==> inputs of job 5784 <==
==> flow/design.v <==
module division(input clk, input rst, input start, input [31:0] dividendo, divisor,
                output [31:0] cociente, residuo, output done);
reg [31:0] shift_register;
reg [31:0] pre_divisor;
reg [31:0] cont;
reg idle;                       
reg done_r;                     
reg [15:0] resta, pre_cocido, res, cocido;
always @ (posedge clk) begin
  done_r <= 1'b0;
  if (rst) begin
    idle = 1'b1;
  end else if (idle) begin
    if (start) begin
      cont = 32'b0;
      shift_register = {8'b0, dividendo[15:0]};
      pre_cocido = 16'b0;
      pre_divisor = divisor;
      shift_register = shift_register << 1;
      cont = cont + 1'b1;
      idle = 1'b0;
    end
  end else begin
    if (cont < 5'd17) begin
      if (shift_register[31:16] < pre_divisor[15:0]) begin
        pre_cocido = pre_cocido << 1;
      end else begin
        resta = shift_register[31:16] - pre_divisor[15:0];
        pre_cocido = pre_cocido << 1;
        pre_cocido[0] = 1'b1;
        shift_register[31:16] = resta;
      end
      shift_register = shift_register << 1;
      cont = cont + 1'b1;
    end else begin
      cocido = pre_cocido;
      res = shift_register[31:16]>>1;
      idle = 1'b1;
      done_r <= 1'b1;
    end
  end
end
assign cociente = {16'b0, cocido};
assign residuo = {16'b0, res};
assign done = done_r;
endmodule
==> flow/run.sh <==
#!/bin/bash
# the make line also repeats each setting of config.mk as NAME=value (left out here)
make -C /OpenROAD-flow-scripts/flow DESIGN_CONFIG=/design/flow/config.mk WORK_HOME=/design/flow/orfs CLKGATE_MAP_FILE= finish
==> flow/config.mk <==
export PLATFORM = sky130hd
export DESIGN_NAME = division
export DESIGN_NICKNAME = division
export VERILOG_FILES = /design/flow/design.v
export SDC_FILE = /design/flow/constraint.sdc
export NUM_CORES = 4
export LEC_CHECK = 0
export ABC_AREA = 1
export CAP_MARGIN = 20
export CORE_MARGIN = 2
export CORE_UTILIZATION = 72
export CTS_CLUSTER_SIZE = 74
export PLACE_DENSITY_LB_ADDON = 0.26
export SETUP_SLACK_MARGIN = 0.66
export SLEW_MARGIN = 20
==> flow/constraint.sdc <==
create_clock -name core_clock -period 2.61 [get_ports {clk}]
set_input_delay 0.5220 -clock core_clock [delete_from_list [all_inputs] [get_ports {clk}]]
set_output_delay 0.5220 -clock core_clock [all_outputs]
set_load 0.01 [all_outputs]
==> job 268 (differences from job 5784) <==
Settings changed: CORE_UTILIZATION 72 to 70, PLACE_DENSITY from default to 0.61, PLACE_DENSITY_LB_ADDON 0.26 to default, SETUP_SLACK_MARGIN 0.66 to 0.35.
==> job 1250 (differences from job 5784) <==
Settings changed: CORE_UTILIZATION 72 to 40, CTS_CLUSTER_SIZE 74 to default, GPL_TIMING_DRIVEN from default to 0, PLACE_DENSITY_LB_ADDON 0.26 to default, SETUP_SLACK_MARGIN 0.66 to default.
==> flow/constraint.sdc (replaced) <==
create_clock -name core_clock -period 2.94 [get_ports {clk}]
set_input_delay 0.5880 -clock core_clock [delete_from_list [all_inputs] [get_ports {clk}]]
set_output_delay 0.5880 -clock core_clock [all_outputs]
set_load 0.01 [all_outputs]
==> job 7729 (differences from job 5784) <==
Settings changed: ABC_AREA 1 to default, CTS_CLUSTER_SIZE 74 to default, PLACE_DENSITY from default to 0.6, PLACE_DENSITY_LB_ADDON 0.26 to default, SETUP_SLACK_MARGIN 0.66 to default.
==> flow/constraint.sdc (replaced) <==
create_clock -name core_clock -period 4.04 [get_ports {clk}]
set_input_delay 0.8080 -clock core_clock [delete_from_list [all_inputs] [get_ports {clk}]]
set_output_delay 0.8080 -clock core_clock [all_outputs]
set_load 0.01 [all_outputs]
==> out/results.tsv <==
metric	value	unit
die area	18800	um^2
status	no timing/DRC/antenna violations	
CTS resizes	0	
Root Driver	clkbuf_16	
Pre-Place Util	0.409	
post-synth cell types	43	
XOR Share, Synth	0.0136	
pre-CTS setup slack	0.0281	ns
The numbers above come from job 1250.

==> out/results.tsv <==
metric	value	unit
status	no timing/DRC/antenna violations	
startpoint types	flop	
DRT Pass-1 Iters	6	
total power	3.45	mW
Switch Pwr	0.795	mW
CTS resizes	0	
Pre-Place Util	0.752	
post-synth cell types	55	
Root Driver	clkbuf_8	
Leakage	2.74	nW
The numbers above come from job 7729.

==> out/results.tsv <==
metric	value	unit
status	aborted with a tool error	
XOR Share, Synth	0.0136	
Log Error	[ERROR DPL-0038] Utilization greater than 100%, impossible to legalize	
CTS resizes	37	
Last stage	global routing	
die area	10600	um^2
Pre-Place Util	0.734	
post-synth cell types	43	
The numbers above come from job 5784.

==> out/results.tsv <==
metric	value	unit
die area	10900	um^2
Final Slew Violations	0	
CP endpoint	shift_register[30]	
XOR Share, Synth	0.0136	
Inverters	120	
Routed WL	15.7	mm
Slowest-stage cell, CP	edfxtp_1	
status	no timing/DRC/antenna violations	
post-synth cell types	43	
Pre-Place Util	0.724	
yosys adder share	0.0347	
The numbers above come from job 268.


==> inputs of job 8214 <==
Starts from the design.v that is shown in full above.
==> flow/config.mk <==
export PLATFORM = sky130hd
export DESIGN_NAME = division
export DESIGN_NICKNAME = division
export VERILOG_FILES = /design/flow/design.v
export SDC_FILE = /design/flow/constraint.sdc
export NUM_CORES = 4
export LEC_CHECK = 0
export ABC_AREA = 1
export CAP_MARGIN = 30
export CORE_MARGIN = 2
export CORE_UTILIZATION = 72
export CTS_CLUSTER_DIAMETER = 233
export CTS_CLUSTER_SIZE = 81
export HOLD_SLACK_MARGIN = 0.3
export PLACE_DENSITY_LB_ADDON = 0.09
export SETUP_SLACK_MARGIN = -0.15
export SLEW_MARGIN = 20
==> flow/constraint.sdc <==
create_clock -name core_clock -period 4.41 [get_ports {clk}]
set_input_delay 0.8820 -clock core_clock [delete_from_list [all_inputs] [get_ports {clk}]]
set_output_delay 0.8820 -clock core_clock [all_outputs]
set_load 0.01 [all_outputs]
run.sh (not shown) runs the stock make flow with config.mk's settings and CLKGATE_MAP_FILE=.
==> job 6619 (differences from job 8214) <==
==> flow/config.mk (replaced) <==
export PLATFORM = sky130hd
export DESIGN_NAME = division
export DESIGN_NICKNAME = division
export VERILOG_FILES = /design/flow/design.v
export SDC_FILE = /design/flow/constraint.sdc
export NUM_CORES = 4
export LEC_CHECK = 0
export ABC_AREA = 0
export CAP_MARGIN = 30
export CORE_MARGIN = 2
export CORE_UTILIZATION = 70
export CTS_CLUSTER_DIAMETER = 233
export SETUP_SLACK_MARGIN = 0.51
export SLEW_MARGIN = 20
==> flow/constraint.sdc (replaced) <==
create_clock -name core_clock -period 2.63 [get_ports {clk}]
set_input_delay 0.5260 -clock core_clock [delete_from_list [all_inputs] [get_ports {clk}]]
set_output_delay 0.5260 -clock core_clock [all_outputs]
set_load 0.01 [all_outputs]
==> run notes <==
impl run done, here's what came out: Clock Buffer Count=17, GPL Wtd Cong=0.916, WL met1=5660 um, DP HPWL=8000 um, n_taps=108, Worst VDD drop=0.472 mV, outcome=no timing/DRC/antenna violations, # placed instances=650, Crit. path cell count=9, GR Util All Layers=0.328
The numbers above come from job 6619.

==> run notes <==
impl run done, here's what came out: Crit. path cell count=6, # placed instances=958, DP HPWL=10200 um, GR Util All Layers=0.312, n_taps=133, WL met1=6380 um, Clock Buffer Count=22, Critical Path Slowest Stage Cell=nor4_1, Hold-fix buffers, CTS=0, post_cts resized=0, Worst VDD drop=0.415 mV, outcome=no timing/DRC/antenna violations
The numbers above come from job 8214.

No activity file was given, so power comes from the tool's default toggle rates.
